==> flow/design.v <==
module project_euler_17(
  input clk,
  input reset,
  output reg [3:0] ones_digit,
  output reg [3:0] tens_digit,
  output reg [3:0] hundreds_digit,
  output reg [15:0] letter_count,
  output reg done
);
  integer next_ones_digit;
  integer next_tens_digit;
  integer next_hundreds_digit;
  integer letters;
  always @(posedge clk or posedge reset)
  begin
    if (reset) begin
      ones_digit <= 0;
      tens_digit <= 0;
      hundreds_digit <= 0;
      letter_count <= 0;
      done <= 0;
    end
    else if (!done) begin
      next_ones_digit = 0;
      next_tens_digit = 0;
      next_hundreds_digit = 0;
      letters = 0;
      next_tens_digit[3:0] = tens_digit;
      next_hundreds_digit[3:0] = hundreds_digit;
      if (ones_digit == 9) begin
        next_ones_digit = 0;
        if (tens_digit == 9) begin
          next_tens_digit = 0;
          if (hundreds_digit == 9) begin
            next_hundreds_digit = 0;
            letters += 11;  
            done <= 1;
          end
          else
            next_hundreds_digit[3:0] = hundreds_digit + 1;
        end
        else
          next_tens_digit[3:0] = tens_digit + 1;
      end
      else
        next_ones_digit[3:0] = ones_digit + 1;
      if (next_tens_digit != 1) begin
        case (next_ones_digit)
          1: letters += 3;  
          2: letters += 3;  
          3: letters += 5;  
          4: letters += 4;  
          5: letters += 4;  
          6: letters += 3;  
          7: letters += 5;  
          8: letters += 5;  
          9: letters += 4;  
        endcase
        case (next_tens_digit)
          2: letters += 6;  
          3: letters += 6;  
          4: letters += 5;  
          5: letters += 5;  
          6: letters += 5;  
          7: letters += 7;  
          8: letters += 6;  
          9: letters += 6;  
        endcase
      end
      else begin
        case (next_ones_digit)
          0: letters += 3;  
          1: letters += 6;  
          2: letters += 6;  
          3: letters += 8;  
          4: letters += 8;  
          5: letters += 7;  
          6: letters += 7;  
          7: letters += 9;  
          8: letters += 8;  
          9: letters += 8;  
        endcase
      end
      case (next_hundreds_digit)
        1: letters += 10;  
        2: letters += 10;  
        3: letters += 12;  
        4: letters += 11;  
        5: letters += 11;  
        6: letters += 10;  
        7: letters += 12;  
        8: letters += 12;  
        9: letters += 11;  
      endcase
      if (next_hundreds_digit > 0 && ((next_ones_digit > 0) || (next_tens_digit > 0)))
        letters += 3;  
      ones_digit <= next_ones_digit[3:0];
      tens_digit <= next_tens_digit[3:0];
      hundreds_digit <= next_hundreds_digit[3:0];
      letter_count <= letter_count + letters[15:0];
    end
  end
endmodule
Settings: LEC_CHECK=0, ABC_AREA=1, CAP_MARGIN=20, CORE_ASPECT_RATIO=0.5, CORE_MARGIN=2, CORE_UTILIZATION=72, CTS_CLUSTER_DIAMETER=400, CTS_CLUSTER_SIZE=99, HOLD_SLACK_MARGIN=-0.07, PLACE_DENSITY=0.36, SLEW_MARGIN=20; clock period 6.8 ns.
run.sh (not shown) runs the stock make flow with config.mk's settings and CLKGATE_MAP_FILE=.
The first run produced a clean layout.
Rerun with:
- ABC_AREA: 1 -> not set
- CORE_ASPECT_RATIO: 0.5 -> not set
- CORE_UTILIZATION: 72 -> 58
- CTS_CLUSTER_DIAMETER: 400 -> not set
- CTS_CLUSTER_SIZE: 99 -> not set
- HOLD_SLACK_MARGIN: -0.07 -> not set
- PLACE_DENSITY: 0.36 -> not set
- SETUP_SLACK_MARGIN: not set -> 1.7
Clock power went up by 36%.
Worst setup slack improves by 420 ps.
Maximum frequency came out higher by 7.3%.
Rerun with:
- ABC_AREA: not set -> 1
- CORE_UTILIZATION: 58 -> 70
- CTS_CLUSTER_SIZE: not set -> 100
- SETUP_SLACK_MARGIN: 1.7 -> not set
- clock period: 6.8 -> 5.78 ns (I/O delays scaled with it)
What happened:
- total power goes down by 1.6%
- non-clock buffer count shrinks by 61
- utilization goes up by 0.19 points
- design area fell by 23%
- die size went down by 22%
- hold slack degrades by 16 ps
Rerun with:
- CORE_ASPECT_RATIO: not set -> 1.41
- PLACE_DENSITY: not set -> 0.36
- clock period: 5.78 -> 5.22 ns (I/O delays scaled with it)
This time the run completed and failed the layout checks on negative setup slack.
Via count climbs by a quarter to a third.
Global-route usage is higher by 4.4 points.
Die size hardly moves.
Power and IR drop assume default switching activity.
